==> job 7778 <==
==> flow/design.v <==
module comparator 
#(
  parameter DATA_WIDTH  = 16,
  parameter BINARY_TREE = 1,
  parameter NUM_INPUTS  = 16
)
(
  input  logic [NUM_INPUTS-1:0][DATA_WIDTH-1 : 0] cmp_ip,
  output logic [$clog2(NUM_INPUTS)-1 :0]  out
);
  generate if (BINARY_TREE == 0) begin
    always_comb begin
      out      = '0;
      for (int i =0; i < NUM_INPUTS; ++i) begin
        if (cmp_ip[i] > cmp_ip[out]) begin
          out      = i;
        end
      end
    end
  end else begin
    logic [$clog2(NUM_INPUTS)-1 : 0] out_stg[$clog2(NUM_INPUTS) + 1][NUM_INPUTS];
    logic [DATA_WIDTH-1 : 0]         cmp_stg[$clog2(NUM_INPUTS) + 1][NUM_INPUTS];
    always_comb begin
      for (int i = 0; i < NUM_INPUTS; i++) begin
        cmp_stg[0][i]  = cmp_ip[i];
        out_stg[0][i]  = i;
      end
      for (int i = 0;i < $clog2(NUM_INPUTS); i++) begin
        for (int j = 0;j < NUM_INPUTS; ++j) begin
          out_stg[i+1][j]    = 'X;
          cmp_stg[i+1][j]    = 'X;
        end
      end
      for (int i = 0;i < $clog2(NUM_INPUTS); i++) begin
        for (int j = 0;j < (NUM_INPUTS/2**i); j= j+2) begin
          if (cmp_stg[i][j] > cmp_stg[i][j+1]) begin
            out_stg[i+1][j/2]    = out_stg[i][j];
            cmp_stg[i+1][j/2]    = cmp_stg[i][j];
          end else begin
            out_stg[i+1][j/2]    = out_stg[i][j+1];
            cmp_stg[i+1][j/2]    = cmp_stg[i][j+1];
          end
        end
      end
      out   = out_stg[$clog2(NUM_INPUTS)][0];
    end
  end
  endgenerate
endmodule
module argmax16 (
  input  logic         clk,
  input  logic         rstn,        
  input  logic         in_valid,
  input  logic [255:0] in_data,     
  output logic         out_valid,
  output logic [3:0]   out_idx
);
  logic [255:0] data_q;
  logic         valid_q;
  logic [3:0]   idx_c;
  always_ff @(posedge clk or negedge rstn) begin
    if (!rstn) begin
      valid_q   <= 1'b0;
      out_valid <= 1'b0;
    end else begin
      valid_q   <= in_valid;
      out_valid <= valid_q;
    end
  end
  always_ff @(posedge clk) begin
    data_q  <= in_data;
    out_idx <= idx_c;
  end
  comparator #(
    .DATA_WIDTH  (16),
    .BINARY_TREE (1),
    .NUM_INPUTS  (16)
  ) u_cmp (
    .cmp_ip (data_q),
    .out    (idx_c)
  );
endmodule
==> flow/run.sh <==
#!/bin/bash
# the make line also repeats each setting of config.mk as NAME=value (left out here)
make -C /OpenROAD-flow-scripts/flow DESIGN_CONFIG=/design/flow/config.mk WORK_HOME=/design/flow/orfs CLKGATE_MAP_FILE= finish
==> flow/config.mk <==
export PLATFORM = sky130hd
export DESIGN_NAME = argmax16
export DESIGN_NICKNAME = argmax16
export VERILOG_FILES = /design/flow/design.v
export SDC_FILE = /design/flow/constraint.sdc
export NUM_CORES = 4
export LEC_CHECK = 0
export ABC_AREA = 1
export CAP_MARGIN = 30
export CELL_PAD_IN_SITES_DETAIL_PLACEMENT = 1
export CELL_PAD_IN_SITES_GLOBAL_PLACEMENT = 1
export CORE_MARGIN = 8
export CORE_UTILIZATION = 68
export CTS_CLUSTER_DIAMETER = 56
export CTS_CLUSTER_SIZE = 100
export GPL_TIMING_DRIVEN = 1
export HOLD_SLACK_MARGIN = 0.06
export MAX_ROUTING_LAYER = met5
export MIN_ROUTING_LAYER = met2
export PLACE_DENSITY_LB_ADDON = 0.28
export SLEW_MARGIN = 30
export TNS_END_PERCENT = 90
==> flow/constraint.sdc <==
create_clock -name core_clock -period 6.89 [get_ports {clk}]
set_input_delay 1.3780 -clock core_clock [delete_from_list [all_inputs] [get_ports {clk}]]
set_output_delay 1.3780 -clock core_clock [all_outputs]
set_load 0.01 [all_outputs]
==> job 4818: changes against job 7778 <==
ABC_AREA = not set   (was 1)
CAP_MARGIN = 20   (was 30)
CELL_PAD_IN_SITES_DETAIL_PLACEMENT = not set   (was 1)
CELL_PAD_IN_SITES_GLOBAL_PLACEMENT = not set   (was 1)
CORE_MARGIN = 2   (was 8)
CORE_UTILIZATION = 48   (was 68)
CTS_CLUSTER_DIAMETER = not set   (was 56)
CTS_CLUSTER_SIZE = not set   (was 100)
GPL_TIMING_DRIVEN = not set   (was 1)
HOLD_SLACK_MARGIN = not set   (was 0.06)
MAX_ROUTING_LAYER = not set   (was met5)
MIN_ROUTING_LAYER = not set   (was met2)
PLACE_DENSITY_LB_ADDON = not set   (was 0.28)
SETUP_SLACK_MARGIN = 1.29   (was not set)
SLEW_MARGIN = 20   (was 30)
TNS_END_PERCENT = not set   (was 90)
==> flow/constraint.sdc (replaced) <==
create_clock -name core_clock -period 4.43 [get_ports {clk}]
set_input_delay 0.8860 -clock core_clock [delete_from_list [all_inputs] [get_ports {clk}]]
set_output_delay 0.8860 -clock core_clock [all_outputs]
set_load 0.01 [all_outputs]
==> job 3797: changes against job 7778 <==
ABC_AREA = not set   (was 1)
CAP_MARGIN = 20   (was 30)
CELL_PAD_IN_SITES_DETAIL_PLACEMENT = not set   (was 1)
CELL_PAD_IN_SITES_GLOBAL_PLACEMENT = not set   (was 1)
CORE_MARGIN = 2   (was 8)
CORE_UTILIZATION = 31   (was 68)
CTS_CLUSTER_DIAMETER = not set   (was 56)
CTS_CLUSTER_SIZE = not set   (was 100)
GPL_TIMING_DRIVEN = not set   (was 1)
HOLD_SLACK_MARGIN = not set   (was 0.06)
MAX_ROUTING_LAYER = not set   (was met5)
MIN_ROUTING_LAYER = not set   (was met2)
PLACE_DENSITY_LB_ADDON = not set   (was 0.28)
SLEW_MARGIN = 20   (was 30)
TNS_END_PERCENT = not set   (was 90)
==> flow/constraint.sdc (replaced) <==
create_clock -name core_clock -period 7.97 [get_ports {clk}]
set_input_delay 1.5940 -clock core_clock [delete_from_list [all_inputs] [get_ports {clk}]]
set_output_delay 1.5940 -clock core_clock [all_outputs]
set_load 0.01 [all_outputs]
==> comparison <==
Between job 3797 and job 4818, the lower setup slack is in job 4818 (gap 3.1 ns).
Job 7778 never finished: it broke off in 3_1_place_gp_skip_io, error FLW-0024. Job 4818 finished but failed the layout checks on setup timing. Job 3797 ran to the end with no violations.
Between job 3797 and job 4818, the lower combinational power is in job 3797 (gap about 64%, measured against job 4818).
Against job 3797, the sequential share of layout area of job 4818 is lower by 4.9 points.
Worst hold slack: job 3797 is higher than job 4818 (0.015 ns).
No activity file was given, so power comes from the tool's default toggle rates.
